`design.v`:
```
`timescale 1ns / 1ps
module FIFO(clk, rst, wr_en, rd_en, buf_in, buf_out, buf_empty, buf_full, fifo_counter);
input clk, rst, wr_en, rd_en;
input [7:0] buf_in;
output [7:0] buf_out;
output buf_empty, buf_full;
output [6:0] fifo_counter;
reg [7:0] buf_out;
reg buf_empty, buf_full;
reg [6:0] fifo_counter;
reg [5:0] rd_ptr, wr_ptr;
reg [7:0] buf_mem[63:0];
always@ (fifo_counter) begin
    buf_empty = (fifo_counter == 0);  
    buf_full = (fifo_counter == 64);  
end
always @(posedge clk or posedge rst) begin
    if( rst )  
        fifo_counter <= 0;
    else if((!buf_full && wr_en) && (!buf_empty && rd_en))  
        fifo_counter <= fifo_counter;
    else if (!buf_full && wr_en)  
        fifo_counter <= fifo_counter + 1;
    else if (!buf_empty && rd_en)  
        fifo_counter <= fifo_counter - 1;
    else  
        fifo_counter <= fifo_counter;
end
always @(posedge clk or posedge rst) begin
    if (rst)  
        buf_out <= 0;
    else begin
        if (rd_en && !buf_empty)
            buf_out <= buf_mem[rd_ptr];
        else  
            buf_out <= buf_out;
    end
end
always @(posedge clk) begin
    if (!buf_full && wr_en)
        buf_mem[wr_ptr] <= buf_in;
    else
        buf_mem[wr_ptr] <= buf_mem[wr_ptr];
end
always @(posedge clk or posedge rst) begin
    if(rst) begin
        wr_ptr <= 0;
        rd_ptr <= 0;
    end
    else begin
        if (!buf_full && wr_en)  
            wr_ptr <= wr_ptr + 1;
        else  
            wr_ptr <= wr_ptr;
        if (!buf_empty && rd_en)  
            rd_ptr <= rd_ptr + 1;
        else  
            rd_ptr <= rd_ptr;               
    end
end
endmodule
```
`run.sh`:
```
#!/bin/bash
# the make line also repeats each setting of config.mk as NAME=value (left out here)
make -C /OpenROAD-flow-scripts/flow DESIGN_CONFIG=/design/flow/config.mk WORK_HOME=/design/flow/orfs CLKGATE_MAP_FILE= finish
```
`config.mk`:
```
export PLATFORM = sky130hd
export DESIGN_NAME = FIFO
export DESIGN_NICKNAME = FIFO
export VERILOG_FILES = /design/flow/design.v
export SDC_FILE = /design/flow/constraint.sdc
export NUM_CORES = 4
export LEC_CHECK = 0
export ABC_AREA = 1
export CAP_MARGIN = 0
export CELL_PAD_IN_SITES_DETAIL_PLACEMENT = 2
export CELL_PAD_IN_SITES_GLOBAL_PLACEMENT = 0
export CORE_ASPECT_RATIO = 1.69
export CORE_MARGIN = 2
export CORE_UTILIZATION = 51
export CTS_CLUSTER_DIAMETER = 148
export GPL_ROUTABILITY_DRIVEN = 0
export GPL_TIMING_DRIVEN = 0
export HOLD_SLACK_MARGIN = 0.3
export MAX_ROUTING_LAYER = met4
export PLACE_DENSITY_LB_ADDON = 0.17
export SETUP_SLACK_MARGIN = 0.52
export SLEW_MARGIN = 25
export TNS_END_PERCENT = 45
```
`constraint.sdc`:
```
create_clock -name core_clock -period 5.41 [get_ports {clk}]
set_input_delay 1.0820 -clock core_clock [delete_from_list [all_inputs] [get_ports {clk}]]
set_output_delay 1.0820 -clock core_clock [all_outputs]
set_load 0.01 [all_outputs]
```
==> impl_metrics.toml, run 1 <==
# flow metrics
[synthesis]
ys_cells = 2134
ys_chip_area_um2 = 23000
synth_cell_types = 30
syn_area_um2 = 23000
top_cells_by_count = "745 x nand2_1, 512 x edfxtp_1, 285 x nand3_1"
syn_nets = 2155
compound_area_frac = 0.0207
synth.cellmix.simpleShare = 0.213
synth-seq-cells = 539
yosys.stat.seqShare = 0.698
top_cell_area_share = 0.669
async_reset_ff_frac = 0.0501
synth.logic.top_family = "simple AND/OR/NAND/NOR gates"
ys_sh_adder = 0.00523
synth_cells = 2134
most_common_cell = "nand2_1"
synthMuxAreaShare = 0
ys_top_cells_by_area = "edfxtp_1 67%, nand2_1 12%, nand3_1 6.2%"
ys_sh_xor = 0.00495
yosysWarningCount = 1
avgSynthCellArea_um2 = 10.8
ys.flop_type = "edfxtp_1"
synth_area_leader_cell = "edfxtp_1"
edf_count = 512

[floorplanning]
rows = 101
core_area_um2 = 44700
dieArea_um2 = 46800
die_w_um = 167
die_h_um = 280
fp_util = 0.514
io_pins = 29

[run_status]
haltStage = "global routing"
status = "stopped before the end"

[placement]
hpwl_um = 71200
post_dp_cell_area_um2 = 24100
port_buffers = 28
dp_slack_ns = 1.24
place_inst = 2736

[clock_tree]
cts_buffers = 49
root_buffer = "clkbuf_16"
postCtsSetupBuffers = 0
clock_path_buffers = 3
htree_num_levels = 2
postCtsHoldBufs = 0
clock_sinks = 539
ctsResizeCount = 0
stage by stage:
step	total power, mW	hold WS, ns
3_3_place_gp	10.1	0.465
2_1_floorplan	8.08	0.515
3_5_place_dp	10.9	0.520
4_1_cts	15.3	0.528
==> inputs of run 2 (changes only) <==
ABC_AREA = unset   (was 1)
CAP_MARGIN = 20   (was 0)
CELL_PAD_IN_SITES_DETAIL_PLACEMENT = unset   (was 2)
CORE_ASPECT_RATIO = 0.98   (was 1.69)
CORE_UTILIZATION = 72   (was 51)
CTS_CLUSTER_DIAMETER = 349   (was 148)
CTS_CLUSTER_SIZE = 14   (was unset)
GPL_ROUTABILITY_DRIVEN = unset   (was 0)
GPL_TIMING_DRIVEN = 1   (was 0)
HOLD_SLACK_MARGIN = unset   (was 0.3)
PLACE_DENSITY_LB_ADDON = 0.02   (was 0.17)
SETUP_SLACK_MARGIN = 0.58   (was 0.52)
TNS_END_PERCENT = 60   (was 45)
clock period = 2.07 ns   (was 5.41 ns; I/O delays follow)
==> run 2 against run 1 <==
- the layout now fails its checks (setup timing)
- synthesized cell count is 48% lower
- die size is 34% lower
- synthesized area is 7.0% lower
==> impl_metrics.toml, run 2 <==
# synthesis and place-and-route metrics
[run_status]
status = "finished with violations"
violations = "setup timing"

[pwr]
pwr-share-comb = 0.371
power_switching_share = 0.317
p_sw_mw = 10.4
powerDensity_nw_per_um2 = 1290
p_clk_frac = 0.231
p_leak_nw = 8.68
top_power_group = "sequential cells"
power.internal_mw = 22.5
seq_power_mw = 13.1
peakVddDrop_mv = 1.02
p_clk_mw = 7.61
powerComb_mw = 12.2
seq_power_share = 0.398

[global_route]
track_usage = 0.360
grt-ovfl-total = 0
busiest_layer = "met2"
grt_start_max_net_pins = 65
grt_pass1_vias = 12200
gr-usage-met3 = 0.0636
antenna_found_initial = 0
grtUsageMet1 = 0.471
grt_pass1_wl_um = 77300
gr-usage-met2 = 0.574

[route]
drc = 0
ant_nets = 0
first_iter_violations = 1609
route.antenna.diode_count = 0
wire_per_inst_um = 31.1
via_count = 12100
avgViaCountPerCell = 6.99
routed_wl_um = 53900
firstDrtPassIters = 6

[synthesis]
synth_cell_types = 55
ys.flop_type = "edfxtp_1"
avgSynthCellArea_um2 = 19.2
synth.cellmix.simpleShare = 0.0333
ys_sh_adder = 0.00562
async_reset_ff_frac = 0.0501
top_cells_by_count = "512 x edfxtp_1, 87 x mux2i_1, 84 x nor2_1"
yosysWarningCount = 1
top_cell_area_share = 0.719
synth.logic.top_family = "multiplexers"
synth-seq-cells = 539
ys_chip_area_um2 = 21400
ys_cells = 1111
edf_count = 512
syn_area_um2 = 21400
compound_area_frac = 0.0423
synthMuxAreaShare = 0.145
syn_nets = 1132
synth_area_leader_cell = "edfxtp_1"
yosys.stat.seqShare = 0.751
ys_top_cells_by_area = "edfxtp_1 72%, mux4_2 8.7%, mux2i_1 4.1%"
ys_sh_xor = 0.00726
most_common_cell = "edfxtp_1"
synth_cells = 1111

[clock_tree]
clock_latency_ns = 0.55
htree_num_levels = 2
clock_sinks = 539
cts.clk_slew.worst_paths_ns = 0.07
cts_buffers = 44
root_buffer = "clkbuf_16"
clock_path_buffers = 3
postCtsHoldBufs = 0
cts_tree = "done"

[setup_path]
r2r_cells = 10
path_depth = 10
crit_chain = "or4_4, o41a_1, buf_6, inv_8, ha_4, a21o_1, a21oi_2, o21bai_1, a2111o_1, o221a_1"
crit_end = "fifo_counter[5]$_DFFE_PP0P_"
required_ns = 2.50
rr_endpoint = "fifo_counter[5]$_DFFE_PP0P_"
max_stage_delay_ns = 0.55
crit_start = "fifo_counter[4]$_DFFE_PP0P_"
cp.arrival_ns = 3.14
reg2reg_from = "fifo_counter[4]$_DFFE_PP0P_"
critical-path-top-delay-family = "AND-OR/OR-AND gates"
cp_num_buf_inv = 2
slowest_stage = "or4_4"
crit_type = "reg2reg"
start_kind = "register"
r2r_setup_slack_ns = -0.64
crit_fanout = 4
end_kind = "register"

[finish]
fin_cells = 1736
nFillCells = 1133
comb_area_um2 = 5330
fin_util = 0.871
area_growth_pct = 19.2
fin_nets = 1349
seq_area_um2 = 16100

[final_timing]
rsz0062_at_grt = "yes"
hold_viol = 0
whs_ns = 0.271
setup_viol = 538
finalWorstSetupSlack_ns = -0.635
finalMaxSlewViolations = 0
fin_crit_ns = 2.71
max_freq_ghz = 0.370
skew_ns = 0.0248
finalClockPeriodUsage = 1.31
worst_pin_slew_ns = 0.799
slew_headroom = 0.466

[placement]
place_inst = 1624
place.gp.congestion = 0.943
hpwl_um = 31600
port_buffers = 28

[floorplanning]
die_h_um = 175
rows = 62
die_w_um = 178
dieArea_um2 = 31100
fp_util = 0.731
core_area_um2 = 29200
io_pins = 29

[run]
drv_cap = 0
warnings = 30

[min_path]
hold_class = "in2async"
-- run 2: stage by stage --
step	area [µm²]	worst slack, ns	setup TNS (ns)	power (mW)
finish	25500	-0.635	-199.72	32.9
global route	25500	-0.726	-219.20	33.7
CTS	25000	-0.587	-150.52	31.7
detailed placement	23400	-0.713	-212.82	23.7
global placement	23400	-0.615	-184.77	23.5
floorplan	21400	-0.715	-137.01	19.3
-- run 2: layer usage --
metal  share of wire  up-vias
li1                -     4925
met1            0.34     6109
met2            0.51      897
met3            0.10      202
met4           0.045        0
met5               0        -
-- run 2: cell type report --
class                      instances  area share
sequential                       539       0.630
clock inverter                     1    0.000344
inverter                          11     0.00192
timing repair buffer             231      0.0915
clock buffer                      69      0.0477
multi-input combinational        501       0.209
tap                              384      0.0189
-- run 2: timing repair --
| item | 4_1_cts | 5_1_grt |
|---|---|---|
| pin swaps | 21 | 7 |
| setup endpoints to repair | 556 | 556 |
| setup buffers | 7 | 34 |
| cloned | 0 | 1 |
| resized | 91 | 49 |
==> inputs of run 3 (changes only) <==
CELL_PAD_IN_SITES_GLOBAL_PLACEMENT = unset   (was 0)
CORE_ASPECT_RATIO = unset   (was 0.98)
CORE_UTILIZATION = 16   (was 72)
CTS_CLUSTER_DIAMETER = unset   (was 349)
CTS_CLUSTER_SIZE = unset   (was 14)
GPL_TIMING_DRIVEN = unset   (was 1)
MAX_ROUTING_LAYER = unset   (was met4)
PLACE_DENSITY_LB_ADDON = unset   (was 0.02)
SETUP_SLACK_MARGIN = unset   (was 0.58)
SLEW_MARGIN = 20   (was 25)
TNS_END_PERCENT = unset   (was 60)
clock period = 7.97 ns   (was 2.07 ns; I/O delays follow)
==> run 3 against run 2 <==
- now clean on timing, DRC and antenna
- global-route usage shrank 29 points
- utilization shrank 68 points
- largest power group unchanged
- largest cell class unchanged
- synthesized cell count is the same
- routed wire length down 5.1%
- total power shrank 75%
==> impl_metrics.toml, run 3 <==
# synthesis and place-and-route metrics
[clock_tree]
cts_tree = "done"
cts_buffers = 55
postCtsSetupBuffers = 0
htree_num_levels = 2
root_buffer = "clkbuf_16"
ctsResizeCount = 0
clock_path_buffers = 3
cts.clk_slew.worst_paths_ns = 0.06
postCtsHoldBufs = 0
clock_sinks = 539
clock_latency_ns = 0.60

[setup_path]
reg2reg_from = "fifo_counter[0]$_DFFE_PP0P_"
path_depth = 3
max_stage_delay_ns = 0.68
crit_type = "reg2out"
rr_endpoint = "buf_mem[3][1]$_DFFE_PP_"
slowest_stage = "clkdlybuf4s50_1"
r2r_cells = 5
crit_end = "buf_full"
crit_start = "fifo_counter[5]$_DFFE_PP0P_"
required_ns = 6.38
critical-path-top-delay-family = "simple AND/OR/NAND/NOR gates"
end_kind = "output port"
cp.arrival_ns = 2.81
cp_num_buf_inv = 1
start_kind = "register"
crit_fanout = 5
crit_chain = "or4_4, nor4_1, clkdlybuf4s50_1"
r2r_setup_slack_ns = 4.40

[finish]
area_growth_pct = 18.8
fin_nets = 1174
nFillCells = 14000
fin_util = 0.191

[route]
ant_nets = 0
routed_wl_um = 51200
wire_per_inst_um = 17.3
first_iter_violations = 1029
drc = 0
via_count = 10700
firstDrtPassIters = 5
avgViaCountPerCell = 3.60

[synthesis]
synth-seq-cells = 539
ys_cells = 1111
compound_area_frac = 0.0423
ys_sh_xor = 0.00726
synth.logic.top_family = "multiplexers"
synth_cells = 1111
syn_area_um2 = 21400
top_cell_area_share = 0.719
syn_nets = 1132
synth_area_leader_cell = "edfxtp_1"
ys_chip_area_um2 = 21400
ys_sh_adder = 0.00562
synth.cellmix.simpleShare = 0.0333
top_cells_by_count = "512 x edfxtp_1, 87 x mux2i_1, 84 x nor2_1"
synth_cell_types = 55
async_reset_ff_frac = 0.0501
yosys.stat.seqShare = 0.751
avgSynthCellArea_um2 = 19.2
synthMuxAreaShare = 0.145
most_common_cell = "edfxtp_1"
yosysWarningCount = 1
edf_count = 512
ys.flop_type = "edfxtp_1"
ys_top_cells_by_area = "edfxtp_1 72%, mux4_2 8.7%, mux2i_1 4.1%"

[global_route]
antenna_found_initial = 6
gr-usage-met2 = 0.123
gr-usage-met3 = 0.0162
grtUsageMet1 = 0.0933
grt_pass1_wl_um = 75400
grt_start_max_net_pins = 68
track_usage = 0.0735
grt-ovfl-total = 0
busiest_layer = "met2"
grt_pass1_vias = 11100

[min_path]
worstHoldStart = "wr_ptr[2]$_DFFE_PP0P_"
hold_path_depth = 1
hold_class = "reg2reg"
hold-path-endpoint = "wr_ptr[2]$_DFFE_PP0P_"

[final_timing]
skew_ns = 0.0199
whs_ns = 0.559
max_freq_ghz = 0.227
slew_headroom = 0.301
setup_viol = 0
setup_tns_ns = 0
rsz0062_at_grt = "no"
hold_viol = 0
fin_crit_ns = 4.40
finalMaxSlewViolations = 0
worst_pin_slew_ns = 1.05
finalClockPeriodUsage = 0.553

[pwr]
power.internal_mw = 5.63
p_sw_mw = 2.51
powerDensity_nw_per_um2 = 321
p_clk_frac = 0.303
peakVddDrop_mv = 0.162
p_clk_mw = 2.47
seq_power_share = 0.434
powerComb_mw = 2.14
top_power_group = "sequential cells"
power_switching_share = 0.309
pwr-share-comb = 0.263
seq_power_mw = 3.53
p_leak_nw = 7.74

[floorplanning]
fp_util = 0.161
rows = 134
die_h_um = 370
die_w_um = 370
io_pins = 29
dieArea_um2 = 137000
core_area_um2 = 133000

[run_status]
status = "complete, no violations"

[placement]
place.gp.congestion = 0.807
port_buffers = 28
hpwl_um = 31100

[run]
drv_cap = 0
warnings = 27
run 3: metrics by stage:
step / instances / setup slack [ns] / power [mW] / area (µm²)
floorplan: 1111 / 4.65 / 5.00 / 21400
global placement: 2863 / 3.31 / 5.69 / 23700
detailed placement: 2863 / 3.14 / 5.73 / 23700
CTS: 2960 / 3.53 / 8.18 / 25400
global route: 2962 / 3.43 / 8.45 / 25400
finish: 2962 / 3.57 / 8.14 / 25400
run 3: area by class of cell:
| cell class | count | area [µm²] | area share |
|---|---|---|---|
| timing repair buffer | 45 | 375 | 0.0148 |
| clock buffer | 69 | 1450 | 0.0571 |
| tap | 1768 | 2210 | 0.0871 |
| clock inverter | 28 | 256 | 0.0101 |
| sequential | 539 | 16100 | 0.633 |
| multi-input combinational | 501 | 4990 | 0.197 |
| antenna | 1 | 2.50 | 0.0000986 |
| inverter | 11 | 41.3 | 0.00163 |
run 3: layer usage:
metal  share of wire  routed length, µm
met5         0.00027                 14
met4           0.028               1410
met3           0.069               3550
met2            0.49              24900
met1            0.42              21300
==> inputs of run 4 (changes only) <==
CAP_MARGIN = 30   (was 20)
CELL_PAD_IN_SITES_DETAIL_PLACEMENT = 2   (was unset)
CELL_PAD_IN_SITES_GLOBAL_PLACEMENT = 2   (was unset)
CORE_UTILIZATION = 40   (was 16)
TNS_END_PERCENT = 55   (was unset)
clock period = 5.0 ns   (was 7.97 ns; I/O delays follow)
==> run 4 against run 3 <==
- utilization is 28 points higher
- worst setup slack worse by 2.3 ns
- combinational power is 74% higher
- synthesized cell count stayed put
- register-to-register slack worse by 2.7 ns
==> impl_metrics.toml, run 4 <==
# synthesis and place-and-route metrics
[synthesis]
ys.flop_type = "edfxtp_1"
yosysWarningCount = 1
async_reset_ff_frac = 0.0501
top_cell_area_share = 0.719
top_cells_by_count = "512 x edfxtp_1, 87 x mux2i_1, 84 x nor2_1"
ys_cells = 1111
ys_sh_adder = 0.00562
synth_area_leader_cell = "edfxtp_1"
synth_cells = 1111
ys_sh_xor = 0.00726
most_common_cell = "edfxtp_1"
synth_cell_types = 55
syn_nets = 1132
ys_chip_area_um2 = 21400
ys_top_cells_by_area = "edfxtp_1 72%, mux4_2 8.7%, mux2i_1 4.1%"
synth.cellmix.simpleShare = 0.0333
synthMuxAreaShare = 0.145
synth.logic.top_family = "multiplexers"
synth-seq-cells = 539
compound_area_frac = 0.0423
edf_count = 512
yosys.stat.seqShare = 0.751
syn_area_um2 = 21400
avgSynthCellArea_um2 = 19.2

[final_timing]
max_freq_ghz = 0.269
fin_crit_ns = 3.71
finalMaxSlewViolations = 0
finalWorstSetupSlack_ns = 1.29
hold_viol = 0
finalClockPeriodUsage = 0.742
setup_tns_ns = 0
rsz0062_at_grt = "no"
whs_ns = 0.536
worst_pin_slew_ns = 0.941
setup_viol = 0
slew_headroom = 0.370
skew_ns = 0.0329

[route]
wire_per_inst_um = 31.9
first_iter_violations = 843
avgViaCountPerCell = 5.65
route.antenna.diode_count = 0
ant_nets = 0
drc = 0
firstDrtPassIters = 5
via_count = 10800
routed_wl_um = 60900

[setup_path]
end_kind = "output port"
slowest_stage = "clkdlybuf4s50_1"
crit_fanout = 5
max_stage_delay_ns = 0.64
rr_endpoint = "fifo_counter[5]$_DFFE_PP0P_"
cp_num_buf_inv = 1
critical-path-top-delay-family = "simple AND/OR/NAND/NOR gates"
r2r_setup_slack_ns = 1.73
reg2reg_from = "fifo_counter[5]$_DFFE_PP0P_"
r2r_cells = 9
crit_start = "fifo_counter[5]$_DFFE_PP0P_"
path_depth = 3
required_ns = 4.00
start_kind = "register"
cp.arrival_ns = 2.71
crit_end = "buf_full"
crit_type = "reg2out"
crit_chain = "or4_4, nor4_1, clkdlybuf4s50_1"

[min_path]
worstHoldStart = "wr_ptr[2]$_DFFE_PP0P_"
hold-path-endpoint = "wr_ptr[2]$_DFFE_PP0P_"
hold_class = "reg2reg"
hold_path_depth = 1

[floorplanning]
die_w_um = 235
dieArea_um2 = 55300
core_area_um2 = 52700
rows = 84
fp_util = 0.406
die_h_um = 235
io_pins = 29

[clock_tree]
clock_path_buffers = 3
cts_buffers = 58
postCtsHoldBufs = 0
cts.clk_slew.worst_paths_ns = 0.06
clock_latency_ns = 0.64
postCtsSetupBuffers = 0
htree_num_levels = 2
root_buffer = "clkbuf_16"
cts_tree = "done"
ctsResizeCount = 0
clock_sinks = 539

[global_route]
grt_pass1_vias = 11800
track_usage = 0.224
antenna_found_initial = 0
grt-ovfl-total = 0
grt_start_max_net_pins = 94
grt_pass1_wl_um = 88600

[pwr]
finalPower_mw = 14.0
power.internal_mw = 9.62
p_clk_mw = 4.70
pwr-share-comb = 0.265
seq_power_share = 0.399
top_power_group = "sequential cells"
p_sw_mw = 4.40
p_leak_nw = 8.01
peakVddDrop_mv = 0.321
powerComb_mw = 3.72
p_clk_frac = 0.335
powerDensity_nw_per_um2 = 570
seq_power_mw = 5.60
power_switching_share = 0.314

[placement]
place.gp.congestion = 0.779
dp_slack_ns = 1.05
port_buffers = 28
hpwl_um = 37100

[run]
drv_cap = 0
warnings = 27

[finish]
area_growth_pct = 15.1
fin_nets = 1190
fin_util = 0.467

[run_status]
status = "complete, no violations"
==> run 4: cell type report <==
type / instances / area [µm²]
Tap cell: 688 / 861
Multi-Input combinational cell: 501 / 4990
Clock inverter: 42 / 542
Clock buffer: 68 / 1540
Sequential cell: 539 / 16100
Timing Repair Buffer: 58 / 571
Fill cell: 4668 / 28000
Inverter: 11 / 41.3
==> run 4: metrics by stage <==
stage,cell area (µm²),cells
floorplan,21400,1111
global placement,22400,1792
detailed placement,22500,1794
CTS,24600,1904
global route,24600,1907
finish,24600,1907
==> run 4: metal layers <==
layer  global-route usage  wire length (µm)  up-vias
li1                     -                 -     4639
met1                0.312             27100     5804
met2                0.369             29800      233
met3               0.0265              2200       94
met4               0.0690              1690        0
met5                    0                 0        -
==> inputs of run 5 (changes only) <==
CAP_MARGIN = 20   (was 30)
CELL_PAD_IN_SITES_DETAIL_PLACEMENT = unset   (was 2)
CELL_PAD_IN_SITES_GLOBAL_PLACEMENT = unset   (was 2)
CORE_UTILIZATION = 66   (was 40)
SETUP_SLACK_MARGIN = 0.69   (was unset)
TNS_END_PERCENT = unset   (was 55)
clock period = 3.09 ns   (was 5.0 ns; I/O delays follow)
==> run 5 against run 4 <==
- still clean
- clock-buffer cell count down 6
- via count is 5.7% higher
- sequential share of layout area shrank 1.8 points
- first-iteration DRC count grew 71%
- critical path depth grew 7
- combinational power rose by 87%
- sequential cell count unchanged
- total power increased by 55%
- critical path type is now reg2reg
- largest cell class unchanged
- highest routed layer unchanged
==> impl_metrics.toml, run 5 <==
# synthesis and place-and-route metrics
[run_status]
status = "complete, no violations"

[global_route]
grt_start_max_net_pins = 65
grt-ovfl-total = 0
grt_pass1_vias = 11400
grt_pass1_wl_um = 73700
track_usage = 0.307
antenna_found_initial = 1

[setup_path]
critical-path-top-delay-family = "AND-OR/OR-AND gates"
crit_start = "fifo_counter[4]$_DFFE_PP0P_"
start_kind = "register"
crit_type = "reg2reg"
reg2reg_from = "fifo_counter[4]$_DFFE_PP0P_"
cp_num_buf_inv = 2
r2r_setup_slack_ns = 0.38
cp.arrival_ns = 3.19
crit_chain = "or4_4, o41a_1, clkinv_4, buf_4, ha_4, a21o_1, a21oi_2, o21ai_2, mux2i_1, xnor2_1"
crit_fanout = 5
max_stage_delay_ns = 0.59
path_depth = 10
required_ns = 3.57
end_kind = "register"
r2r_cells = 10
crit_end = "fifo_counter[6]$_DFFE_PP0P_"
rr_endpoint = "fifo_counter[6]$_DFFE_PP0P_"
slowest_stage = "or4_4"

[clock_tree]
clock_latency_ns = 0.57
cts_buffers = 51
cts_tree = "done"
cts.clk_slew.worst_paths_ns = 0.06
root_buffer = "clkbuf_16"
postCtsHoldBufs = 0
htree_num_levels = 2
clock_sinks = 539
clock_path_buffers = 3

[route]
avgViaCountPerCell = 6.58
wire_per_inst_um = 28.9
via_count = 11400
firstDrtPassIters = 5
drt-met1-wl_um = 19900
top_layer_used = "met4"
route.antenna.diode_count = 0
drc = 0
first_iter_violations = 1445
route.met3.wl_um = 4410
ant_nets = 0
routed_wl_um = 50000
wl_met2_um = 24300

[pwr]
p_clk_frac = 0.272
p_leak_nw = 8.60
p_sw_mw = 6.79
power.internal_mw = 14.9
powerDensity_nw_per_um2 = 858
top_power_group = "sequential cells"
finalPower_mw = 21.7
seq_power_mw = 8.86
power_switching_share = 0.312
seq_power_share = 0.408
powerComb_mw = 6.97
p_clk_mw = 5.90
peakVddDrop_mv = 0.535
pwr-share-comb = 0.321

[synthesis]
syn_nets = 1132
synthMuxAreaShare = 0.145
ys.flop_type = "edfxtp_1"
yosysWarningCount = 1
synth_cells = 1111
ys_sh_adder = 0.00562
syn_area_um2 = 21400
async_reset_ff_frac = 0.0501
ys_chip_area_um2 = 21400
synth.logic.top_family = "multiplexers"
top_cells_by_count = "512 x edfxtp_1, 87 x mux2i_1, 84 x nor2_1"
top_cell_area_share = 0.719
yosys.stat.seqShare = 0.751
compound_area_frac = 0.0423
ys_top_cells_by_area = "edfxtp_1 72%, mux4_2 8.7%, mux2i_1 4.1%"
most_common_cell = "edfxtp_1"
ys_sh_xor = 0.00726
avgSynthCellArea_um2 = 19.2
edf_count = 512
synth-seq-cells = 539
ys_cells = 1111
synth.cellmix.simpleShare = 0.0333
synth_cell_types = 55
synth_area_leader_cell = "edfxtp_1"

[final_timing]
worst_pin_slew_ns = 0.834
finalMaxSlewViolations = 0
setup_viol = 0
fin_crit_ns = 2.71
setup_tns_ns = 0
slew_headroom = 0.443
hold_viol = 0
rsz0062_at_grt = "yes"
skew_ns = 0.0203
finalClockPeriodUsage = 0.878
max_freq_ghz = 0.369

[floorplanning]
rows = 65
fp_util = 0.674
die_w_um = 184
core_area_um2 = 31700
dieArea_um2 = 33800
die_h_um = 184
io_pins = 29

[min_path]
hold_path_depth = 1
worstHoldStart = "buf_in[0]"
hold_class = "in2reg"
hold-path-endpoint = "buf_mem[11][0]$_DFFE_PP_"

[finish]
final_area_um2 = 25300
fin_nets = 1309
nFillCells = 1618
area_growth_pct = 18.5

[placement]
post_dp_cell_area_um2 = 22900
hpwl_um = 30800
port_buffers = 28
place.gp.congestion = 0.873

[run]
drv_cap = 0
warnings = 32
-- run 5: final cells by class --
class,instances,area (µm²),share of cell area
multi-input combinational,501,5360,0.212
clock inverter,32,241,0.00954
clock buffer,62,1340,0.0529
timing repair buffer,184,1770,0.0700
sequential,539,16100,0.634
inverter,11,46.3,0.00183
tap,402,503,0.0199
-- run 5: per-layer routing --
layer | up-vias | global-route usage
met5 | - | 0
met4 | 0 | 0.0970
met3 | 86 | 0.0460
met2 | 584 | 0.485
met1 | 5838 | 0.453
li1 | 4881 | -
-- run 5: timing repair --
item | in CTS | in global routing
resized | 95 | 37
gates cloned | 1 | 0
endpoints found under the setup margin | 505 | 499
setup buffers | 24 | 10
endpoints found under the hold margin | 0 | 0
pin swaps | 20 | 10
-- run 5: stage by stage --
step | hold WS (ns) | utilization | instances | worst slack [ns]
after global routing | 0.507 | 0.798 | 1731 | 0.300
after detailed placement | 0.530 | 0.723 | 1602 | 0.168
after floorplan | 0.480 | - | 1111 | 0.305
final | 0.496 | 0.798 | 1731 | 0.377
after CTS | 0.487 | 0.790 | 1721 | 0.392
after global placement | 0.523 | 0.723 | 1602 | 0.233
==> inputs of run 6 (changes only) <==
ABC_AREA = 1   (was unset)
CAP_MARGIN = 10   (was 20)
CORE_ASPECT_RATIO = 1.17   (was unset)
CORE_UTILIZATION = 72   (was 66)
CTS_CLUSTER_SIZE = 50   (was unset)
GPL_TIMING_DRIVEN = 0   (was unset)
PLACE_DENSITY_LB_ADDON = 0.14   (was unset)
SETUP_SLACK_MARGIN = -0.14   (was 0.69)
clock period = 3.6 ns   (was 3.09 ns; I/O delays follow)
==> run 6 against run 5 <==
- highest routed layer unchanged
- register-to-register slack improved by 0.03 ns
- routed wire length increased by 30%
- via count increased by 46%
- utilization increased by 1.7 points
- worst setup slack improved by 0.034 ns
- synthesized cell count increased by 92%
- clock skew increased by 0.0049 ns
- critical path type unchanged
- maximum frequency decreased by 15%
- first-iteration DRC count increased by 66%
- largest power group is now combinational cells
==> impl_metrics.toml, run 6 <==
# synthesis and place-and-route metrics
[synthesis]
compound_area_frac = 0.0207
avgSynthCellArea_um2 = 10.8
syn_nets = 2155
synthMuxAreaShare = 0
edf_count = 512
synth.cellmix.simpleShare = 0.213
synth-seq-cells = 539
ys.flop_type = "edfxtp_1"
ys_sh_xor = 0.00495
ys_sh_adder = 0.00523
top_cell_area_share = 0.669
ys_top_cells_by_area = "edfxtp_1 67%, nand2_1 12%, nand3_1 6.2%"
ys_cells = 2134
synth_cells = 2134
top_cells_by_count = "745 x nand2_1, 512 x edfxtp_1, 285 x nand3_1"
synth_area_leader_cell = "edfxtp_1"
ys_chip_area_um2 = 23000
async_reset_ff_frac = 0.0501
synth.logic.top_family = "simple AND/OR/NAND/NOR gates"
synth_cell_types = 30
syn_area_um2 = 23000
most_common_cell = "nand2_1"
yosys.stat.seqShare = 0.698
yosysWarningCount = 1

[clock_tree]
cts_tree = "done"
postCtsSetupBuffers = 0
clock_path_buffers = 3
postCtsHoldBufs = 0
ctsResizeCount = 0
root_buffer = "clkbuf_16"
clock_sinks = 539
htree_num_levels = 2
cts.clk_slew.worst_paths_ns = 0.06
clock_latency_ns = 0.60
cts_buffers = 50

[floorplanning]
fp_util = 0.733
io_pins = 29
core_area_um2 = 31400
die_w_um = 169
dieArea_um2 = 33400
die_h_um = 197
rows = 70

[pwr]
power.internal_mw = 12.7
seq_power_mw = 7.42
powerDensity_nw_per_um2 = 821
p_leak_nw = 10.1
powerComb_mw = 7.95
seq_power_share = 0.354
pwr-share-comb = 0.379
p_sw_mw = 8.26
p_clk_mw = 5.62
peakVddDrop_mv = 0.675
top_power_group = "combinational cells"
power_switching_share = 0.394
p_clk_frac = 0.268

[setup_path]
end_kind = "register"
reg2reg_from = "fifo_counter[0]$_DFFE_PP0P_"
crit_type = "reg2reg"
path_depth = 8
max_stage_delay_ns = 0.93
crit_fanout = 12
r2r_setup_slack_ns = 0.41
critical-path-top-delay-family = "simple AND/OR/NAND/NOR gates"
slowest_stage = "nor2_1"
cp.arrival_ns = 3.40
rr_endpoint = "buf_mem[27][6]$_DFFE_PP_"
r2r_cells = 8
crit_end = "buf_mem[27][6]$_DFFE_PP_"
cp_num_buf_inv = 1
start_kind = "register"
required_ns = 3.81
crit_chain = "nor2_1, nand3_1, nor3_2, nor2_4, inv_2, nor2_2, nand3_1, nor2_1"
crit_start = "fifo_counter[0]$_DFFE_PP0P_"

[finish]
nFillCells = 1844
area_growth_pct = 11.2
comb_area_um2 = 5620
fin_util = 0.815
fin_nets = 2239
final_area_um2 = 25600
seq_area_um2 = 16100
fin_cells = 2656

[final_timing]
max_freq_ghz = 0.314
setup_tns_ns = 0
finalClockPeriodUsage = 0.886
fin_crit_ns = 3.19
hold_viol = 0
setup_viol = 0
worst_pin_slew_ns = 0.957
slew_headroom = 0.360
skew_ns = 0.0252
rsz0062_at_grt = "no"
finalMaxSlewViolations = 0

[global_route]
grt_pass1_vias = 16100
track_usage = 0.401
grt_start_max_net_pins = 65
grt-ovfl-total = 0
grt_pass1_wl_um = 96100
antenna_found_initial = 0

[min_path]
hold-path-endpoint = "buf_out[4]$_DFFE_PP0P_"
worstHoldStart = "buf_out[4]$_DFFE_PP0P_"
hold_path_depth = 2
hold_class = "reg2reg"

[route]
avgViaCountPerCell = 6.25
first_iter_violations = 2402
routed_wl_um = 65100
drc = 0
route.antenna.diode_count = 0
firstDrtPassIters = 6
wire_per_inst_um = 24.5
ant_nets = 0
via_count = 16600

[run_status]
status = "complete, no violations"

[run]
warnings = 27
drv_cap = 0

[placement]
hpwl_um = 42900
port_buffers = 28
place_inst = 2562
post_dp_cell_area_um2 = 23800
place.gp.congestion = 0.976
==> run 6: layer usage <==
metal | track usage | wire length [µm]
met1 | 0.509 | 21500
met2 | 0.657 | 31300
met3 | 0.0727 | 8140
met4 | 0.236 | 4210
met5 | 0 | 0
==> run 6: cell type report <==
type / instances / area share
well taps: 396 / 0.0194
clock inverters: 13 / 0.00945
repair buffers: 32 / 0.0133
flip-flops and latches: 539 / 0.628
plain buffers: 106 / 0.0243
inverters: 189 / 0.0278
multi-input cells: 1300 / 0.220
clock buffers: 81 / 0.0580
==> run 6: metrics by stage <==
step | power, mW | worst slack (ns) | hold WS [ns]
after floorplan | 12.1 | 1.29 | 0.515
after global placement | 14.9 | -0.166 | 0.466
after detailed placement | 15.1 | 0.0755 | 0.480
after CTS | 20.6 | 0.559 | 0.489
after global routing | 21.7 | 0.349 | 0.511
final | 21.0 | 0.411 | 0.485
==> inputs of run 7 (changes only) <==
ABC_AREA = unset   (was 1)
CAP_MARGIN = 5   (was 10)
CORE_ASPECT_RATIO = unset   (was 1.17)
CTS_CLUSTER_SIZE = 54   (was 50)
GPL_TIMING_DRIVEN = unset   (was 0)
PLACE_DENSITY_LB_ADDON = 0.25   (was 0.14)
SETUP_SLACK_MARGIN = unset   (was -0.14)
TNS_END_PERCENT = 5   (was unset)
clock period = 4.71 ns   (was 3.6 ns; I/O delays follow)
==> run 7 against run 6 <==
- still clean
- first-iteration DRC count is 22% lower
- utilization is 0.79 points lower
- clock power fell by 27%
- via count down 33%
- critical endpoint is now buf_full
==> impl_metrics.toml, run 7 <==
# synthesis and place-and-route metrics
[run_status]
status = "complete, no violations"

[synthesis]
synth.logic.top_family = "multiplexers"
ys_sh_adder = 0.00562
ys.flop_type = "edfxtp_1"
async_reset_ff_frac = 0.0501
most_common_cell = "edfxtp_1"
compound_area_frac = 0.0423
synth.cellmix.simpleShare = 0.0333
edf_count = 512
synth_cells = 1111
yosys.stat.seqShare = 0.751
top_cell_area_share = 0.719
avgSynthCellArea_um2 = 19.2
synth_area_leader_cell = "edfxtp_1"
syn_nets = 1132
synth-seq-cells = 539
synthMuxAreaShare = 0.145
ys_top_cells_by_area = "edfxtp_1 72%, mux4_2 8.7%, mux2i_1 4.1%"
ys_sh_xor = 0.00726
ys_chip_area_um2 = 21400
yosysWarningCount = 1
ys_cells = 1111
syn_area_um2 = 21400
top_cells_by_count = "512 x edfxtp_1, 87 x mux2i_1, 84 x nor2_1"
synth_cell_types = 55

[route]
route.antenna.diode_count = 0
avgViaCountPerCell = 7.01
firstDrtPassIters = 5
ant_nets = 0
via_count = 11100
first_iter_violations = 1866
drc = 0
wire_per_inst_um = 30.7
routed_wl_um = 48700

[placement]
port_buffers = 28
place_inst = 1494
dp_slack_ns = 0.949
hpwl_um = 28300
place.gp.congestion = 0.848
post_dp_cell_area_um2 = 22000

[floorplanning]
core_area_um2 = 29400
dieArea_um2 = 31100
fp_util = 0.727
die_h_um = 176
rows = 63
die_w_um = 176
io_pins = 29

[clock_tree]
ctsResizeCount = 0
clock_path_buffers = 3
postCtsHoldBufs = 0
cts.clk_slew.worst_paths_ns = 0.06
root_buffer = "clkbuf_16"
clock_sinks = 539
cts_tree = "done"
htree_num_levels = 2
postCtsSetupBuffers = 0
clock_latency_ns = 0.56
cts_buffers = 50

[setup_path]
r2r_cells = 9
max_stage_delay_ns = 0.63
r2r_setup_slack_ns = 1.32
crit_end = "buf_full"
path_depth = 3
critical-path-top-delay-family = "simple AND/OR/NAND/NOR gates"
cp.arrival_ns = 2.64
required_ns = 3.77
start_kind = "register"
crit_start = "fifo_counter[5]$_DFFE_PP0P_"
reg2reg_from = "fifo_counter[5]$_DFFE_PP0P_"
crit_type = "reg2out"
slowest_stage = "clkdlybuf4s50_1"
rr_endpoint = "fifo_counter[5]$_DFFE_PP0P_"
crit_chain = "or4_4, nor4_1, clkdlybuf4s50_1"
cp_num_buf_inv = 1
crit_fanout = 5
end_kind = "output port"

[min_path]
worstHoldStart = "wr_ptr[2]$_DFFE_PP0P_"
hold_class = "reg2reg"
hold_path_depth = 1
hold-path-endpoint = "wr_ptr[2]$_DFFE_PP0P_"

[pwr]
top_power_group = "sequential cells"
pwr-share-comb = 0.262
power.internal_mw = 9.60
p_leak_nw = 7.79
seq_power_share = 0.439
p_clk_frac = 0.299
power_switching_share = 0.304
powerDensity_nw_per_um2 = 581
peakVddDrop_mv = 0.398
p_sw_mw = 4.20
powerComb_mw = 3.61
seq_power_mw = 6.06
p_clk_mw = 4.13

[final_timing]
max_freq_ghz = 0.279
worst_pin_slew_ns = 1.12
skew_ns = 0.0150
fin_crit_ns = 3.58
setup_viol = 0
slew_headroom = 0.250
setup_tns_ns = 0
hold_viol = 0
rsz0062_at_grt = "no"
finalWorstSetupSlack_ns = 1.13
finalMaxSlewViolations = 0
finalClockPeriodUsage = 0.760
whs_ns = 0.524

[finish]
nFillCells = 1395
comb_area_um2 = 4990
area_growth_pct = 11.0
fin_nets = 1177
fin_cells = 1586
final_area_um2 = 23700
seq_area_um2 = 16100

[global_route]
grt_pass1_vias = 11300
grt-ovfl-total = 0
antenna_found_initial = 1
grt_start_max_net_pins = 65
track_usage = 0.329
grt_pass1_wl_um = 73100

[run]
drv_cap = 0
warnings = 27
## run 7: metrics by stage
stage,utilization,total power [mW]
after floorplan,-,8.46
after global placement,0.750,9.54
after detailed placement,0.750,9.64
after CTS,0.807,13.8
after global routing,0.807,14.2
final,0.807,13.8
## run 7: cell type report
class                   count  share of cell area
clock inverters            32              0.0138
well taps                 390              0.0206
clock buffers              60              0.0570
inverters                  11             0.00174
repair buffers             53              0.0196
multi-input cells         501               0.210
flip-flops and latches    539               0.677
## run 7: routing by layer
metal,track usage,vias up,share of wire
met5,0,-,0
met4,0.111,0,0.039
met3,0.0495,136,0.093
met2,0.540,782,0.50
met1,0.466,5595,0.37
li1,-,4603,-
==> inputs of run 8 (changes only) <==
ABC_AREA = 1   (was unset)
CAP_MARGIN = 20   (was 5)
CELL_PAD_IN_SITES_GLOBAL_PLACEMENT = 0   (was unset)
CORE_ASPECT_RATIO = 0.98   (was unset)
CORE_UTILIZATION = 68   (was 72)
CTS_CLUSTER_DIAMETER = 339   (was unset)
CTS_CLUSTER_SIZE = 25   (was 54)
GPL_TIMING_DRIVEN = 1   (was unset)
MAX_ROUTING_LAYER = met4   (was unset)
PLACE_DENSITY_LB_ADDON = unset   (was 0.25)
SETUP_SLACK_MARGIN = -0.08   (was unset)
SLEW_MARGIN = 25   (was 20)
TNS_END_PERCENT = 60   (was 5)
clock period = 1.4 ns   (was 4.71 ns; I/O delays follow)
==> run 8 against run 7 <==
- now fails the layout checks on setup timing
- first-iteration DRC count increased by 18%
- via count increased by 52%
- sequential cell count unchanged
- cell count increased by 77%
- synthesized area increased by 7.5%
- clock skew increased by 0.0064 ns
- sequential power increased to 3.2 times the previous value
- hold slack got worse by 0.49 ns
- utilization increased by 4.6 points
- combinational power increased to 7.8 times the previous value
==> impl_metrics.toml, run 8 <==
# synthesis and place-and-route metrics
[run_status]
status = "finished with violations"
violations = "setup timing"

[pwr]
finalPower_mw = 55.4
pwr-share-comb = 0.507
power_switching_share = 0.401
powerDensity_nw_per_um2 = 1950
powerComb_mw = 28.1
peakVddDrop_mv = 1.86
seq_power_mw = 19.1
p_clk_frac = 0.148
p_sw_mw = 22.2
seq_power_share = 0.344
power.internal_mw = 33.2
top_power_group = "combinational cells"
p_clk_mw = 8.22
p_leak_nw = 11.2

[setup_path]
cpMostUsedCell = "nand2_1"
cp.arrival_ns = 2.71
critical-path-top-delay-family = "simple AND/OR/NAND/NOR gates"
rr_endpoint = "fifo_counter[6]$_DFFE_PP0P_"
r2r_setup_slack_ns = -0.86
slowest_stage = "dfrtp_2"
crit_start = "fifo_counter[0]$_DFFE_PP0P_"
path_depth = 17
crit_fanout = 4
reg2reg_from = "fifo_counter[0]$_DFFE_PP0P_"
start_kind = "register"
required_ns = 1.85
end_kind = "register"
max_stage_delay_ns = 0.43
r2r_cells = 17
cp_num_buf_inv = 4
crit_chain = "nor2_4, nand3_4, nor3_4, buf_6, nor2_4, inv_4, buf_4, ha_4, nand2_2, nand3_2, nand2_1, nand2_1, a21oi_2, inv_1, nand2_1, nand2_1, xor2_1"
crit_type = "reg2reg"
crit_end = "fifo_counter[6]$_DFFE_PP0P_"

[route]
via_count = 16900
drc = 0
firstDrtPassIters = 6
wire_per_inst_um = 22.7
route.antenna.diode_count = 0
avgViaCountPerCell = 6.03
routed_wl_um = 63500
first_iter_violations = 2203
ant_nets = 0

[clock_tree]
htree_num_levels = 1
clock_path_buffers = 3
cts_tree = "done"
clock_latency_ns = 0.57
clock_sinks = 539
postCtsHoldBufs = 0
cts.clk_slew.worst_paths_ns = 0.11
root_buffer = "clkbuf_16"
cts_buffers = 25

[synthesis]
ys_top_cells_by_area = "edfxtp_1 67%, nand2_1 12%, nand3_1 6.2%"
syn_area_um2 = 23000
synth.cellmix.simpleShare = 0.213
top_cells_by_count = "745 x nand2_1, 512 x edfxtp_1, 285 x nand3_1"
syn_nets = 2155
ys_sh_adder = 0.00523
ys_cells = 2134
synth-seq-cells = 539
synth.logic.top_family = "simple AND/OR/NAND/NOR gates"
synth_area_leader_cell = "edfxtp_1"
ys_chip_area_um2 = 23000
synth_cells = 2134
ys.flop_type = "edfxtp_1"
synthMuxAreaShare = 0
avgSynthCellArea_um2 = 10.8
synth_cell_types = 30
ys_sh_xor = 0.00495
top_cell_area_share = 0.669
edf_count = 512
yosysWarningCount = 1
async_reset_ff_frac = 0.0501
most_common_cell = "nand2_1"
compound_area_frac = 0.0207
yosys.stat.seqShare = 0.698

[floorplanning]
die_w_um = 190
die_h_um = 186
rows = 66
fp_util = 0.691
io_pins = 29
dieArea_um2 = 35300
core_area_um2 = 33300

[global_route]
grt_start_max_net_pins = 65
grt-ovfl-total = 0
track_usage = 0.358
grt_pass1_wl_um = 91200
grt_pass1_vias = 16000
antenna_found_initial = 0

[min_path]
worstHoldStart = "buf_in[7]"
hold-path-endpoint = "buf_mem[15][7]$_DFFE_PP_"
hold_class = "in2reg"
hold_path_depth = 1

[finish]
nFillCells = 1637
fin_nets = 2364
area_growth_pct = 23.5

[final_timing]
hold_viol = 0
finalClockPeriodUsage = 1.62
rsz0062_at_grt = "yes"
finalMaxSlewViolations = 0
skew_ns = 0.0213
fin_crit_ns = 2.26
finalWorstSetupSlack_ns = -0.862
max_freq_ghz = 0.442
slew_headroom = 0.710
setup_viol = 556
worst_pin_slew_ns = 0.435

[run]
warnings = 33
drv_cap = 0

[placement]
dp_slack_ns = -0.919
hpwl_um = 35500
port_buffers = 28
place.gp.congestion = 0.973
-- run 8: layer usage --
| layer | track usage | up-vias | wire length [µm] | share of wire |
|---|---|---|---|---|
| met5 | - | - | 0 | 0 |
| met4 | 0.106 | 0 | 1830 | 0.029 |
| met3 | 0.0502 | 159 | 7590 | 0.12 |
| met2 | 0.560 | 1096 | 30600 | 0.48 |
| met1 | 0.501 | 8126 | 23500 | 0.37 |
| li1 | - | 7525 | - | - |
-- run 8: area by class of cell --
class | count | area [µm²] | area share
multi-input cells | 1300 | 6800 | 0.240
inverters | 189 | 729 | 0.0257
clock inverters | 1 | 16.3 | 0.000573
clock buffers | 44 | 697 | 0.0246
flip-flops and latches | 539 | 16100 | 0.566
well taps | 442 | 553 | 0.0195
repair buffers | 288 | 3520 | 0.124
-- run 8: repair_timing --
item / in CTS / in global routing
pin swaps: 48 / 96
gates cloned: 17 / 6
buffers inserted: 26 / 20
setup endpoints to repair: 553 / 556
gates resized: 148 / 275
-- run 8: stage by stage --
stage               area, µm²  TNS, ns  cells  hold slack, ns   util
floorplan               23100  -303.03   2134           0.332      -
global placement        25300  -370.44   2705           0.528  0.759
detailed placement      25300  -389.78   2705           0.530  0.759
CTS                     27200  -325.05   2790          0.0276  0.819
global route            28400  -382.58   2803          0.0313  0.853
finish                  28400  -339.32   2803          0.0379  0.853
==> inputs of run 9 (changes only) <==
ABC_AREA = unset   (was 1)
CAP_MARGIN = 40   (was 20)
CORE_UTILIZATION = 72   (was 68)
CTS_CLUSTER_DIAMETER = 53   (was 339)
CTS_CLUSTER_SIZE = 14   (was 25)
PLACE_DENSITY_LB_ADDON = 0.02   (was unset)
SETUP_SLACK_MARGIN = 0.87   (was -0.08)
TNS_END_PERCENT = 90   (was 60)
clock period = 3.06 ns   (was 1.4 ns; I/O delays follow)
==> run 9 against run 8 <==
- now clean on timing, DRC and antenna
- clock-buffer cell count up 37
- synthesized area down 7.0%
- critical path depth fell by 7
- hold slack improved by 0.28 ns
- clock skew decreased by 0.0052 ns
- critical path type unchanged
==> impl_metrics.toml, run 9 <==
# synthesis and place-and-route metrics
[pwr]
seq_power_share = 0.402
p_clk_mw = 5.50
p_leak_nw = 8.51
top_power_group = "sequential cells"
p_clk_frac = 0.245
seq_power_mw = 9.01
peakVddDrop_mv = 0.620
pwr-share-comb = 0.353
power_switching_share = 0.324
powerComb_mw = 7.92
power.internal_mw = 15.1
powerDensity_nw_per_um2 = 882
p_sw_mw = 7.28

[finish]
area_growth_pct = 19.0
final_area_um2 = 25400
nFillCells = 1101
fin_nets = 1297

[final_timing]
rsz0062_at_grt = "yes"
max_freq_ghz = 0.361
setup_viol = 0
skew_ns = 0.0161
finalMaxSlewViolations = 0
hold_viol = 0
finalWorstSetupSlack_ns = 0.286
fin_crit_ns = 2.77
finalClockPeriodUsage = 0.906
setup_tns_ns = 0
worst_pin_slew_ns = 0.791
slew_headroom = 0.473

[setup_path]
max_stage_delay_ns = 0.57
rr_endpoint = "fifo_counter[6]$_DFFE_PP0P_"
path_depth = 10
r2r_cells = 10
end_kind = "register"
crit_start = "fifo_counter[5]$_DFFE_PP0P_"
slowest_stage = "or4_4"
cp.arrival_ns = 3.25
reg2reg_from = "fifo_counter[5]$_DFFE_PP0P_"
crit_end = "fifo_counter[6]$_DFFE_PP0P_"
r2r_setup_slack_ns = 0.29
start_kind = "register"
crit_fanout = 4
critical-path-top-delay-family = "AND-OR/OR-AND gates"
required_ns = 3.54
crit_type = "reg2reg"
cp_num_buf_inv = 2
crit_chain = "or4_4, o41a_1, inv_8, buf_4, ha_4, a21o_1, a21oi_2, o21ai_2, mux2i_1, xnor2_1"

[route]
drc = 0
wire_per_inst_um = 32.5
via_count = 12000
avgViaCountPerCell = 7.06
first_iter_violations = 1712
route.antenna.diode_count = 0
ant_nets = 0
firstDrtPassIters = 6
routed_wl_um = 55200

[synthesis]
ys_sh_xor = 0.00726
top_cells_by_count = "512 x edfxtp_1, 87 x mux2i_1, 84 x nor2_1"
top_cell_area_share = 0.719
syn_area_um2 = 21400
edf_count = 512
synth_cell_types = 55
yosys.stat.seqShare = 0.751
synth_cells = 1111
compound_area_frac = 0.0423
avgSynthCellArea_um2 = 19.2
syn_nets = 1132
ys.flop_type = "edfxtp_1"
synth.cellmix.simpleShare = 0.0333
synth.logic.top_family = "multiplexers"
most_common_cell = "edfxtp_1"
synthMuxAreaShare = 0.145
synth_area_leader_cell = "edfxtp_1"
yosysWarningCount = 1
ys_top_cells_by_area = "edfxtp_1 72%, mux4_2 8.7%, mux2i_1 4.1%"
ys_chip_area_um2 = 21400
ys_sh_adder = 0.00562
async_reset_ff_frac = 0.0501
ys_cells = 1111
synth-seq-cells = 539

[placement]
post_dp_cell_area_um2 = 22700
hpwl_um = 29300
dp_slack_ns = 0.103
place.gp.congestion = 0.930
port_buffers = 28

[global_route]
grt_pass1_vias = 12000
grt_pass1_wl_um = 78100
grt-ovfl-total = 0
grt_start_max_net_pins = 65
antenna_found_initial = 0
track_usage = 0.367

[floorplanning]
core_area_um2 = 29200
io_pins = 29
rows = 62
fp_util = 0.731
dieArea_um2 = 31100
die_h_um = 175
die_w_um = 178

[clock_tree]
htree_num_levels = 2
cts.clk_slew.worst_paths_ns = 0.07
cts_buffers = 45
cts_tree = "done"
clock_sinks = 539
root_buffer = "clkbuf_16"
clock_path_buffers = 3
clock_latency_ns = 0.56

[run_status]
status = "complete, no violations"

[min_path]
hold_class = "in2reg"
worstHoldStart = "buf_in[5]"
hold_path_depth = 1
hold-path-endpoint = "buf_mem[11][5]$_DFFE_PP_"

[run]
drv_cap = 0
warnings = 30
[run 9: per-stage QoR]
step,power (mW),hold slack (ns),util,instances
2_1_floorplan,13.1,0.480,-,1111
3_3_place_gp,15.0,0.524,0.775,1551
3_5_place_dp,15.2,0.511,0.775,1551
4_1_cts,21.7,0.313,0.850,1676
5_1_grt,22.9,0.320,0.870,1697
6_report,22.4,0.314,0.870,1697
[run 9: metal layers]
layer | share of wire | global-route usage
met5 | 0 | -
met4 | 0.056 | 0.147
met3 | 0.11 | 0.0700
met2 | 0.50 | 0.582
met1 | 0.34 | 0.477
[run 9: cell type report]
cell class / count / area, µm² / area share
Multi-Input combinational cell: 501 / 5490 / 0.216
Clock buffer: 81 / 1340 / 0.0528
Timing Repair Buffer: 178 / 1980 / 0.0780
Clock inverter: 3 / 22.5 / 0.000885
Sequential cell: 539 / 16100 / 0.632
Tap cell: 384 / 480 / 0.0189
Inverter: 11 / 48.8 / 0.00192
[run 9: timing repair]
action / in CTS / in global routing
setup endpoints to repair: 538 / 542
gates resized: 67 / 103
hold buffers: 0 / 0
pin swaps: 18 / 36
setup buffers: 35 / 21
gates cloned: 6 / 0
==> inputs of run 10 (changes only) <==
ABC_AREA = 1   (was unset)
CAP_MARGIN = 20   (was 40)
CELL_PAD_IN_SITES_GLOBAL_PLACEMENT = unset   (was 0)
CORE_ASPECT_RATIO = unset   (was 0.98)
CORE_UTILIZATION = 64   (was 72)
CTS_CLUSTER_DIAMETER = unset   (was 53)
CTS_CLUSTER_SIZE = 95   (was 14)
GPL_TIMING_DRIVEN = unset   (was 1)
MAX_ROUTING_LAYER = unset   (was met4)
PLACE_DENSITY_LB_ADDON = unset   (was 0.02)
SETUP_SLACK_MARGIN = unset   (was 0.87)
SLEW_MARGIN = 20   (was 25)
TNS_END_PERCENT = unset   (was 90)
clock period = 3.14 ns   (was 3.06 ns; I/O delays follow)
==> run 10 against run 9 <==
- first-iteration DRC count fell by 8.0%
- global-route usage is 5.4 points lower
- worst setup slack better by 0.066 ns
- sequential power is 5.0% lower
- sequential cell count unchanged
- critical endpoint is now buf_full
- largest cell class unchanged
- largest power group unchanged
==> impl_metrics.toml, run 10 <==
# synthesis and place-and-route metrics
[min_path]
worstHoldStart = "buf_out[2]$_DFFE_PP0P_"
hold_path_depth = 2
hold-path-endpoint = "buf_out[2]$_DFFE_PP0P_"
hold_class = "reg2reg"

[placement]
port_buffers = 28
hpwl_um = 35200
place.gp.congestion = 0.918
place_inst = 2612

[pwr]
finalPower_mw = 22.6
p_clk_frac = 0.272
powerDensity_nw_per_um2 = 879
seq_power_mw = 8.56
power_switching_share = 0.372
pwr-share-comb = 0.350
p_leak_nw = 10.3
p_sw_mw = 8.42
powerComb_mw = 7.93
peakVddDrop_mv = 0.900
power.internal_mw = 14.2
p_clk_mw = 6.16
seq_power_share = 0.378
top_power_group = "sequential cells"

[clock_tree]
clock_sinks = 539
clock_latency_ns = 0.59
postCtsHoldBufs = 0
cts.clk_slew.worst_paths_ns = 0.06
postCtsSetupBuffers = 0
cts_tree = "done"
cts_buffers = 51
clock_path_buffers = 3
htree_num_levels = 2
root_buffer = "clkbuf_16"
ctsResizeCount = 0

[route]
avgViaCountPerCell = 5.74
ant_nets = 0
via_count = 15500
firstDrtPassIters = 6
drc = 0
wire_per_inst_um = 21.3
first_iter_violations = 1575
route.antenna.diode_count = 0
routed_wl_um = 57500

[setup_path]
crit_fanout = 5
crit_chain = "nor2_1, nand3_1, nor3_2, clkdlybuf4s50_1"
end_kind = "output port"
rr_endpoint = "fifo_counter[6]$_DFFE_PP0P_"
crit_start = "fifo_counter[0]$_DFFE_PP0P_"
critical-path-top-delay-family = "buffers and inverters"
slowest_stage = "clkdlybuf4s50_1"
r2r_setup_slack_ns = 0.63
cp.arrival_ns = 2.16
crit_end = "buf_full"
crit_type = "reg2out"
cp_num_buf_inv = 1
r2r_cells = 15
required_ns = 2.51
reg2reg_from = "fifo_counter[0]$_DFFE_PP0P_"
path_depth = 4
start_kind = "register"
max_stage_delay_ns = 0.61

[synthesis]
ys_sh_adder = 0.00523
edf_count = 512
synthMuxAreaShare = 0
top_cells_by_count = "745 x nand2_1, 512 x edfxtp_1, 285 x nand3_1"
async_reset_ff_frac = 0.0501
synth_cell_types = 30
ys.flop_type = "edfxtp_1"
yosysWarningCount = 1
syn_nets = 2155
compound_area_frac = 0.0207
syn_area_um2 = 23000
synth_area_leader_cell = "edfxtp_1"
ys_sh_xor = 0.00495
yosys.stat.seqShare = 0.698
top_cell_area_share = 0.669
ys_cells = 2134
synth.logic.top_family = "simple AND/OR/NAND/NOR gates"
avgSynthCellArea_um2 = 10.8
synth.cellmix.simpleShare = 0.213
synth_cells = 2134
ys_chip_area_um2 = 23000
synth-seq-cells = 539
most_common_cell = "nand2_1"
ys_top_cells_by_area = "edfxtp_1 67%, nand2_1 12%, nand3_1 6.2%"

[final_timing]
slew_headroom = 0.343
setup_viol = 0
finalMaxSlewViolations = 0
skew_ns = 0.0139
fin_crit_ns = 2.79
setup_tns_ns = 0
max_freq_ghz = 0.359
rsz0062_at_grt = "no"
worst_pin_slew_ns = 0.984
finalClockPeriodUsage = 0.888
hold_viol = 0

[floorplanning]
core_area_um2 = 35500
dieArea_um2 = 37400
rows = 69
die_w_um = 193
fp_util = 0.648
die_h_um = 193
io_pins = 29

[run_status]
status = "complete, no violations"

[global_route]
antenna_found_initial = 0
grt_start_max_net_pins = 183
grt_pass1_wl_um = 88100
grt-ovfl-total = 0
track_usage = 0.313
grt_pass1_vias = 15300

[finish]
nFillCells = 2495
fin_nets = 2225
fin_util = 0.726
area_growth_pct = 12.1
fin_cells = 2701

[run]
drv_cap = 0
warnings = 35
-- run 10: through the flow --
stage	worst slack, ns	instance area (µm²)	hold WS, ns
after global placement	0.379	24100	0.488
after CTS	0.313	25800	0.510
after floorplan	0.834	23000	0.515
after global routing	0.256	25800	0.532
final	0.353	25800	0.514
after detailed placement	0.388	24100	0.493
-- run 10: cell type report --
cell class,count,area [µm²],share of cell area
clock inverter,21,250,0.00972
tap,461,577,0.0224
clock buffer,68,1400,0.0545
timing repair buffer,123,1150,0.0448
sequential,539,16100,0.623
inverter,189,716,0.0278
multi-input combinational,1300,5600,0.217
-- run 10: routing by layer --
layer / vias to the layer above / track usage / wire, µm
li1: 7247 / - / -
met4: 0 / 0.113 / 1840
met5: - / 0 / 0
met3: 108 / 0.0650 / 5230
met2: 682 / 0.500 / 27400
met1: 7480 / 0.432 / 23100
==> inputs of run 11 (changes only) <==
CORE_UTILIZATION = 72   (was 64)
CTS_CLUSTER_DIAMETER = 55   (was unset)
CTS_CLUSTER_SIZE = unset   (was 95)
PLACE_DENSITY = 0.35   (was unset)
SETUP_SLACK_MARGIN = 0.61   (was unset)
clock period = 2.08 ns   (was 3.14 ns; I/O delays follow)
==> run 11 against run 10 <==
- total power up 100%
- design area up 16%
- sequential share of layout area down 8.6 points
- clock-buffer cell count down 9
- now fails the layout checks on setup timing
- critical path type is now reg2reg
==> impl_metrics.toml, run 11 <==
# synthesis and place-and-route metrics
[run_status]
status = "finished with violations"
violations = "setup timing"

[clock_tree]
root_buffer = "clkbuf_16"
cts_buffers = 53
clock_path_buffers = 3
cts_tree = "done"
clock_sinks = 539
clock_latency_ns = 0.64
cts.clk_slew.worst_paths_ns = 0.08
htree_num_levels = 2
postCtsHoldBufs = 0

[setup_path]
r2r_cells = 4
crit_type = "reg2reg"
crit_chain = "inv_1, nand3_1, nor2_1, buf_4"
path_depth = 4
critical-path-top-delay-family = "simple AND/OR/NAND/NOR gates"
slowest_stage = "nand3_1"
max_stage_delay_ns = 0.83
required_ns = 2.41
r2r_setup_slack_ns = -0.43
crit_start = "wr_ptr[3]$_DFFE_PP0P_"
start_kind = "register"
reg2reg_from = "wr_ptr[3]$_DFFE_PP0P_"
rr_endpoint = "buf_mem[36][5]$_DFFE_PP_"
crit_end = "buf_mem[36][5]$_DFFE_PP_"
cp_num_buf_inv = 2
end_kind = "register"
cp.arrival_ns = 2.84
crit_fanout = 8

[pwr]
top_power_group = "combinational cells"
peakVddDrop_mv = 1.24
powerDensity_nw_per_um2 = 1520
seq_power_share = 0.286
p_clk_frac = 0.228
p_sw_mw = 19.3
pwr-share-comb = 0.486
finalPower_mw = 45.6
p_clk_mw = 10.4
power.internal_mw = 26.3
power_switching_share = 0.423
p_leak_nw = 11.8
seq_power_mw = 13.0
powerComb_mw = 22.1

[synthesis]
yosysWarningCount = 1
synth_area_leader_cell = "edfxtp_1"
synth.cellmix.simpleShare = 0.213
avgSynthCellArea_um2 = 10.8
edf_count = 512
most_common_cell = "nand2_1"
ys_sh_adder = 0.00523
syn_nets = 2155
syn_area_um2 = 23000
top_cells_by_count = "745 x nand2_1, 512 x edfxtp_1, 285 x nand3_1"
synth_cell_types = 30
synth-seq-cells = 539
ys.flop_type = "edfxtp_1"
compound_area_frac = 0.0207
yosys.stat.seqShare = 0.698
ys_chip_area_um2 = 23000
top_cell_area_share = 0.669
synth_cells = 2134
async_reset_ff_frac = 0.0501
ys_sh_xor = 0.00495
synth.logic.top_family = "simple AND/OR/NAND/NOR gates"
ys_cells = 2134
synthMuxAreaShare = 0
ys_top_cells_by_area = "edfxtp_1 67%, nand2_1 12%, nand3_1 6.2%"

[route]
ant_nets = 0
firstDrtPassIters = 10
wire_per_inst_um = 31.3
first_iter_violations = 4142
avgViaCountPerCell = 7.17
via_count = 19900
routed_wl_um = 87100
drc = 0

[final_timing]
fin_crit_ns = 2.51
slew_headroom = 0.269
worst_pin_slew_ns = 1.09
finalMaxSlewViolations = 0
finalClockPeriodUsage = 1.21
skew_ns = 0.0457
max_freq_ghz = 0.399
hold_viol = 0
finalWorstSetupSlack_ns = -0.428
rsz0062_at_grt = "yes"
setup_viol = 530

[placement]
place.gp.congestion = 0.927
place_inst = 2602
hpwl_um = 35100
port_buffers = 28

[finish]
area_growth_pct = 30.0
fin_cells = 2781
nFillCells = 760
fin_util = 0.949
fin_nets = 2355

[floorplanning]
dieArea_um2 = 33400
core_area_um2 = 31500
die_h_um = 183
io_pins = 29
die_w_um = 183
fp_util = 0.730
rows = 65

[global_route]
antenna_found_initial = 3
grt_pass1_vias = 18200
grt_start_max_net_pins = 73
track_usage = 0.443
grt-ovfl-total = 0
grt_pass1_wl_um = 108000

[run]
warnings = 32
drv_cap = 0

[min_path]
hold_class = "in2async"
==> run 11: metrics by stage <==
step	TNS [ns]	worst slack, ns	instance area [µm²]	hold WS, ns
after global routing	-152.11	-0.413	29900	0.260
final	-143.70	-0.428	29900	0.224
after CTS	-0.341	-0.101	28600	0.235
after global placement	-72.96	-0.312	24600	0.465
after floorplan	-2.24	-0.0515	23100	0.468
after detailed placement	-86.17	-0.332	24600	0.474
==> run 11: area by class of cell <==
type / count / area [µm²] / share of cell area
flip-flops and latches: 539 / 16100 / 0.538
multi-input cells: 1300 / 7280 / 0.244
repair buffers: 250 / 3490 / 0.117
clock buffers: 59 / 1350 / 0.0451
inverters: 189 / 731 / 0.0245
well taps: 402 / 503 / 0.0168
clock inverters: 39 / 448 / 0.0150
repair inverters: 1 / 8.76 / 0.000293
diodes: 2 / 5.00 / 0.000168
==> run 11: repair_timing <==
item | 4_1_cts | 5_1_grt
setup buffers | 33 | 13
gates resized | 361 | 240
setup endpoints to repair | 553 | 556
hold endpoints to repair | 0 | 0
cloned | 25 | 8
pin swaps | 86 | 118
==> run 11: metal layers <==
metal | part of all wire | GRT usage | vias up
li1 | - | - | 7541
met1 | 0.29 | 0.550 | 9040
met2 | 0.44 | 0.717 | 2512
met3 | 0.17 | 0.103 | 832
met4 | 0.10 | 0.267 | 2
met5 | 0.00038 | 0 | -
Power and IR drop assume default switching activity.
